==> run a <==
==> flow/design.v <==
module PE(
    rst_n,
    in_valid,
    clk,
    up_in,
    left_in,
    right_out,
    down_out,
    result_out
);
input clk;
input rst_n;
input [7:0] up_in, left_in;
input in_valid;
output reg [7:0] right_out, down_out;
output reg [31:0] result_out;
always @(posedge clk or negedge rst_n) begin
    if(!rst_n) begin
        result_out <= 0;
        right_out <= 0;
        down_out <= 0;
    end
    else if(in_valid) begin
        result_out <= 0;
        right_out <= 0;
        down_out <= 0;
    end
    else begin
        result_out <= result_out + up_in * left_in;
        right_out <= left_in;
        down_out <= up_in;
    end
end
endmodule
module buffer (
    input clk,
    input rst_n,
    input in_valid,
    input [31:0] data_in,
    output reg [31:0] data_out
);
reg [7:0] r1_temp1;
reg [7:0] r2_temp1, r2_temp2;
reg [7:0] r3_temp1, r3_temp2, r3_temp3;
always @(posedge clk or negedge rst_n) begin
    if (!rst_n) begin
        data_out <= 32'b0;
        r1_temp1 <= 8'b0;
        r2_temp1 <= 8'b0;
        r2_temp2 <= 8'b0;
        r3_temp1 <= 8'b0;
        r3_temp2 <= 8'b0;
        r3_temp3 <= 8'b0;
    end 
    else if(in_valid) begin
        data_out <= 32'b0;
        r1_temp1 <= 8'b0;
        r2_temp1 <= 8'b0;
        r2_temp2 <= 8'b0;
        r3_temp1 <= 8'b0;
        r3_temp2 <= 8'b0;
        r3_temp3 <= 8'b0;
    end
    else begin
        r1_temp1 <= data_in[23:16];
        r2_temp1 <= r2_temp2;
        r2_temp2 <= data_in[15:8];
        r3_temp1 <= r3_temp2;
        r3_temp2 <= r3_temp3;
        r3_temp3 <= data_in[7:0];
        data_out <= {data_in[31:24], r1_temp1, r2_temp1, r3_temp1};
    end
end 
endmodule
module systolic_array(
    rst_n,
    in_valid,
    clk,
    in_a,
    in_b,
    out_c_r1,
    out_c_r2,
    out_c_r3,
    out_c_r4
);
input rst_n;
input in_valid;
input clk;
input [31:0] in_a;
input [31:0] in_b;
output [127:0] out_c_r1; 
output [127:0] out_c_r2;
output [127:0] out_c_r3;
output [127:0] out_c_r4;
wire [7:0] vertical_wire[4:0][3:0]; 
wire [7:0] horizontal_wire[3:0][4:0];  
wire [31:0] c_wire[3:0][3:0]; 
assign vertical_wire[0][0] = in_b[31:24];  
assign vertical_wire[0][1] = in_b[23:16];  
assign vertical_wire[0][2] = in_b[15:8];  
assign vertical_wire[0][3] = in_b[7:0];   
assign horizontal_wire[0][0] = in_a[31:24];  
assign horizontal_wire[1][0] = in_a[23:16];  
assign horizontal_wire[2][0] = in_a[15:8];   
assign horizontal_wire[3][0] = in_a[7:0];    
genvar i,j;
generate
    for(i=0;i<4;i=i+1) begin:ROW
        for(j=0;j<4;j=j+1) begin:COL
            PE pe(
                .rst_n(rst_n),
                .in_valid(in_valid),
                .clk(clk),
                .up_in(vertical_wire[i][j]),
                .left_in(horizontal_wire[i][j]),
                .right_out(horizontal_wire[i][j+1]),
                .down_out(vertical_wire[i+1][j]),
                .result_out(c_wire[i][j])
            );
        end
    end
endgenerate
assign out_c_r1 = {c_wire[0][0], c_wire[0][1], c_wire[0][2], c_wire[0][3]};
assign out_c_r2 = {c_wire[1][0], c_wire[1][1], c_wire[1][2], c_wire[1][3]};
assign out_c_r3 = {c_wire[2][0], c_wire[2][1], c_wire[2][2], c_wire[2][3]};
assign out_c_r4 = {c_wire[3][0], c_wire[3][1], c_wire[3][2], c_wire[3][3]};
endmodule
module TPU(
    clk,
    rst_n,
    in_valid,
    K,
    M,
    N,
    busy,
    A_wr_en,
    A_index,
    A_data_in,
    A_data_out,
    B_wr_en,
    B_index,
    B_data_in,
    B_data_out,
    C_wr_en,
    C_index,
    C_data_in,
    C_data_out
);
input clk;
input rst_n;
input            in_valid;
input [7:0]      K;
input [7:0]      M;
input [7:0]      N;
output reg       busy;
output reg          A_wr_en;
output reg [15:0]   A_index;
output     [31:0]   A_data_in;
input  [31:0]       A_data_out;
output reg          B_wr_en;
output reg [15:0]   B_index;
output     [31:0]   B_data_in;
input  [31:0]       B_data_out;
output reg          C_wr_en;
output reg [15:0]   C_index;
output reg [127:0]  C_data_in;
input  [127:0]      C_data_out;
assign A_data_in = 32'd0;
assign B_data_in = 32'd0;
reg [31:0] A_buffer_in, B_buffer_in;
reg [31:0] A_buffer_out, B_buffer_out;
wire [127:0] c_out[3:0];
buffer weight_buffer_A (
    .clk(clk),
    .rst_n(rst_n),
    .in_valid(in_valid),
    .data_in(A_buffer_in),
    .data_out(A_buffer_out)
);
buffer input_buffer_B (
    .clk(clk),
    .rst_n(rst_n),
    .in_valid(in_valid),
    .data_in(B_buffer_in),
    .data_out(B_buffer_out)
);
reg sa_valid;
systolic_array SA (
    .rst_n(rst_n),
    .in_valid(sa_valid),
    .clk(clk),
    .in_a(A_buffer_out),
    .in_b(B_buffer_out),
    .out_c_r1(c_out[0]),
    .out_c_r2(c_out[1]),
    .out_c_r3(c_out[2]),
    .out_c_r4(c_out[3])
);
reg [7:0] M_reg, N_reg, K_reg;
reg [7:0] tile_m, tile_n, tile_k;
reg [7:0] max_tile_m, max_tile_n, max_tile_k;
wire [127:0] c_row0 = c_out[0];
wire [127:0] c_row1 = c_out[1];
wire [127:0] c_row2 = c_out[2];
wire [127:0] c_row3 = c_out[3];
integer i, j;
localparam IDLE = 3'd0;
localparam LOAD = 3'd1;
localparam CALC = 3'd2;
localparam WRITEBACK = 3'd3;
localparam DONE = 3'd4;
reg [3:0] state, next_state;
reg [7:0] load_cnt, calc_cnt, wb_cnt;
reg [15:0] A_addr, B_addr, C_addr;
always @(*) begin
    if(tile_k == max_tile_k - 1) begin
        if(tile_k * 4 + load_cnt > K_reg) begin
            A_addr = (((tile_m * K_reg) + K_reg)) ;
            B_addr = (((tile_n * K_reg) + K_reg));
        end
        else begin
            A_addr = (((tile_m * K_reg) + (tile_k * 4))) + load_cnt;
            B_addr = (((tile_n * K_reg) + (tile_k * 4))) + load_cnt;
        end
    end
    else begin
        A_addr = (((tile_m * K_reg) + (tile_k * 4))) + load_cnt;
        B_addr = (((tile_n * K_reg) + (tile_k * 4))) + load_cnt;
    end
    C_addr = ((tile_n * M_reg) + (tile_m * 4)) + wb_cnt;
end
reg [15:0] next_tile_m, next_tile_n;
always @(*) begin
    if(tile_n < max_tile_n - 1) begin
        next_tile_n = tile_n + 1;
        next_tile_m = tile_m;
    end
    else begin
        next_tile_n = 0;
        if(tile_m < max_tile_m - 1) begin
            next_tile_m = tile_m + 1;
        end
        else begin
            next_tile_m = 0;
        end
    end
end
always @(posedge clk or negedge rst_n) begin
    if(!rst_n) begin
        M_reg <= 0;
        N_reg <= 0;
        K_reg <= 0;
        max_tile_m <= 0;
        max_tile_n <= 0; 
        max_tile_k <= 0;
        tile_k <= 0;
    end
    else if(in_valid) begin
        M_reg <= M;
        N_reg <= N;
        K_reg <= K;
        max_tile_m <= (M + 3) >> 2;  
        max_tile_n <= (N + 3) >> 2; 
        max_tile_k <= (K + 3) >> 2; 
        tile_k <= 0;
    end
end
always @(*) begin
    case(state)
        IDLE: begin
            if(in_valid)
                next_state = LOAD;
            else
                next_state = IDLE;
        end
        LOAD: begin
            if(load_cnt > K_reg || tile_k * 4 + load_cnt > K_reg) 
                next_state = CALC;
            else
                next_state = LOAD;
        end
        CALC: begin
            if(calc_cnt == 7)
                next_state = WRITEBACK;    
            else
                next_state = CALC;
        end
        WRITEBACK: begin
            if(wb_cnt > 3 || tile_m * 4 + wb_cnt >= M_reg) begin
                if(tile_n < max_tile_n - 1 || tile_m < max_tile_m - 1)
                    next_state = LOAD;
                else
                    next_state = DONE;
            end
            else
                next_state = WRITEBACK;
        end
        DONE: begin
            next_state = IDLE;
        end
        default: next_state = IDLE;
    endcase
end
always @(posedge clk or negedge rst_n) begin
    if(!rst_n) begin
        busy <= 0;
        A_wr_en <= 0;
        B_wr_en <= 0;
        C_wr_en <= 0;
        A_index <= 0;
        B_index <= 0;
        C_index <= 0;
        load_cnt <= 0;
        calc_cnt <= 0;
        wb_cnt <= 0;
        sa_valid <= 0;
        tile_m <= 0;
        tile_n <= 0;
        state <= IDLE;
    end
    else begin
        state <= next_state;
        case(state)
            IDLE: begin
                if(in_valid) begin
                    busy <= 1;
                    load_cnt <= 0;
                    calc_cnt <= 0;
                    wb_cnt <= 0;
                    sa_valid <= 1;
                end
                else begin
                    busy <= 0;
                end
                A_buffer_in <= 0;
                B_buffer_in <= 0;
                C_wr_en <= 0;
            end
            LOAD: begin
                A_index <= A_addr;
                B_index <= B_addr;
                sa_valid <= 0;
                if(tile_k * 4 + load_cnt > K_reg) begin
                    A_buffer_in <= 0; 
                    B_buffer_in <= 0;
                end
                else if(load_cnt == 0) begin
                    A_buffer_in <= 0; 
                    B_buffer_in <= 0;
                end
                else begin
                    A_buffer_in <= A_data_out;
                    B_buffer_in <= B_data_out;
                end
                if(load_cnt > K_reg) begin
                    load_cnt <= 0;
                end
                else begin
                    load_cnt <= load_cnt + 1;
                end
            end
            CALC: begin
                A_buffer_in <= 0;
                B_buffer_in <= 0;
                if(calc_cnt == 7) begin
                    calc_cnt <= 0;
                end
                else begin
                    calc_cnt <= calc_cnt + 1;
                end
            end
            WRITEBACK: begin
                if(wb_cnt <= 3 && tile_m * 4 + wb_cnt < M_reg) begin
                    C_wr_en <= 1;
                    C_index <= C_addr;
                    C_data_in <= c_out[wb_cnt];
                    wb_cnt <= wb_cnt + 1;
                end
                else begin
                    C_wr_en <= 0;
                    sa_valid <= 1;
                    tile_m <= next_tile_m;
                    tile_n <= next_tile_n;
                    wb_cnt <= 0;
                end
            end
            DONE: begin
                busy <= 0;
                C_wr_en <= 0;
            end
        endcase
        if(in_valid) begin
            tile_m <= 0;
            tile_n <= 0;
        end
    end
end
endmodule
==> flow/run.sh <==
#!/bin/bash
# the make line also repeats each setting of config.mk as NAME=value (left out here)
make -C /OpenROAD-flow-scripts/flow DESIGN_CONFIG=/design/flow/config.mk WORK_HOME=/design/flow/orfs CLKGATE_MAP_FILE= finish
==> flow/config.mk <==
export PLATFORM = sky130hd
export DESIGN_NAME = TPU
export DESIGN_NICKNAME = TPU
export VERILOG_FILES = /design/flow/design.v
export SDC_FILE = /design/flow/constraint.sdc
export NUM_CORES = 4
export LEC_CHECK = 0
export CAP_MARGIN = 20
export CORE_MARGIN = 2
export CORE_UTILIZATION = 70
export SETUP_SLACK_MARGIN = 1.08
export SLEW_MARGIN = 20
==> flow/constraint.sdc <==
create_clock -name core_clock -period 4.38 [get_ports {clk}]
set_input_delay 0.8760 -clock core_clock [delete_from_list [all_inputs] [get_ports {clk}]]
set_output_delay 0.8760 -clock core_clock [all_outputs]
set_load 0.01 [all_outputs]
==> run b (differences from run a) <==
--- a/flow/config.mk
+++ b/flow/config.mk
@@ -6,7 +6,10 @@
 export NUM_CORES = 4
 export LEC_CHECK = 0
-export CAP_MARGIN = 20
+export CAP_MARGIN = 40
 export CORE_MARGIN = 2
-export CORE_UTILIZATION = 70
-export SETUP_SLACK_MARGIN = 1.08
+export CORE_UTILIZATION = 72
+export CTS_CLUSTER_DIAMETER = 204
+export CTS_CLUSTER_SIZE = 15
+export PLACE_DENSITY_LB_ADDON = 0.03
+export SETUP_SLACK_MARGIN = 1.51
 export SLEW_MARGIN = 20
==> flow/constraint.sdc (replaced) <==
create_clock -name core_clock -period 5.14 [get_ports {clk}]
set_input_delay 1.0280 -clock core_clock [delete_from_list [all_inputs] [get_ports {clk}]]
set_output_delay 1.0280 -clock core_clock [all_outputs]
set_load 0.01 [all_outputs]
==> run c (differences from run a) <==
--- a/flow/config.mk
+++ b/flow/config.mk
@@ -7,6 +7,11 @@
 export LEC_CHECK = 0
 export CAP_MARGIN = 20
+export CELL_PAD_IN_SITES_GLOBAL_PLACEMENT = 2
 export CORE_MARGIN = 2
-export CORE_UTILIZATION = 70
-export SETUP_SLACK_MARGIN = 1.08
-export SLEW_MARGIN = 20
+export CORE_UTILIZATION = 40
+export GPL_ROUTABILITY_DRIVEN = 0
+export GPL_TIMING_DRIVEN = 0
+export HOLD_SLACK_MARGIN = 0.1
+export PLACE_DENSITY = 0.6
+export SETUP_SLACK_MARGIN = 0.28
+export SLEW_MARGIN = 15
==> flow/constraint.sdc (replaced) <==
create_clock -name core_clock -period 6.5 [get_ports {clk}]
set_input_delay 1.3000 -clock core_clock [delete_from_list [all_inputs] [get_ports {clk}]]
set_output_delay 1.3000 -clock core_clock [all_outputs]
set_load 0.01 [all_outputs]
==> comparison table <==
Outcome: run a complete, but fails checks; run c timing/DRC/antenna clean; run b timing/DRC/antenna clean
Violated checks: run a negative setup slack; run c -; run b -
Origin of the critical flop-to-flop path: run a SA.ROW[0].COL[3].pe.down_out[4]; run c tile_n[1]; run b tile_n[4]
Number of setup violations in the final report: run a 357; run c 0; run b 0
Max H-tree Level: run a 4; run c 4; run b 3
Fin nets: run a 13781; run c 12828; run b 12897
Setup Total Neg Slack: run a -117.64 ns; run c 0 ns; run b 0 ns
Routed met2 length: run a 158 mm; run c 147 mm; run b 125 mm
Met2 track demand over resource: run a 66.2%; run c 41.6%; run b 59.5%
First-pass GRT wire length: run a 452 mm; run c 477 mm; run b 403 mm
Clock group: run a 12500 uW; run c 8910 uW; run b 6940 uW
Highest clock rate: run a 191 MHz; run c 167 MHz; run b 199 MHz
Horiz. Die Dim: run a 380 um; run c 502 um; run b 375 um
Final Core Density: run a 90.6%; run c 45.7%; run b 83.0%
Gate Area: run a 66500 sq um; run c 59400 sq um; run b 62800 sq um
Final HPWL from detailed placement: run a 200 mm; run c 254 mm; run b 184 mm
Logic Gate Count: run a 6724; run c 6721; run b 6722
Pleak: run a 0.0640 uW; run c 0.0573 uW; run b 0.0576 uW
Vias in the first global route: run a 85892; run c 75351; run b 77007
Clock network area share: run a 3.77%; run c 4.63%; run b 2.30%
Fraction of area in multi-input gates: run a 52.5%; run c 52.8%; run b 55.2%
No activity file was given, so power comes from the tool's default toggle rates.
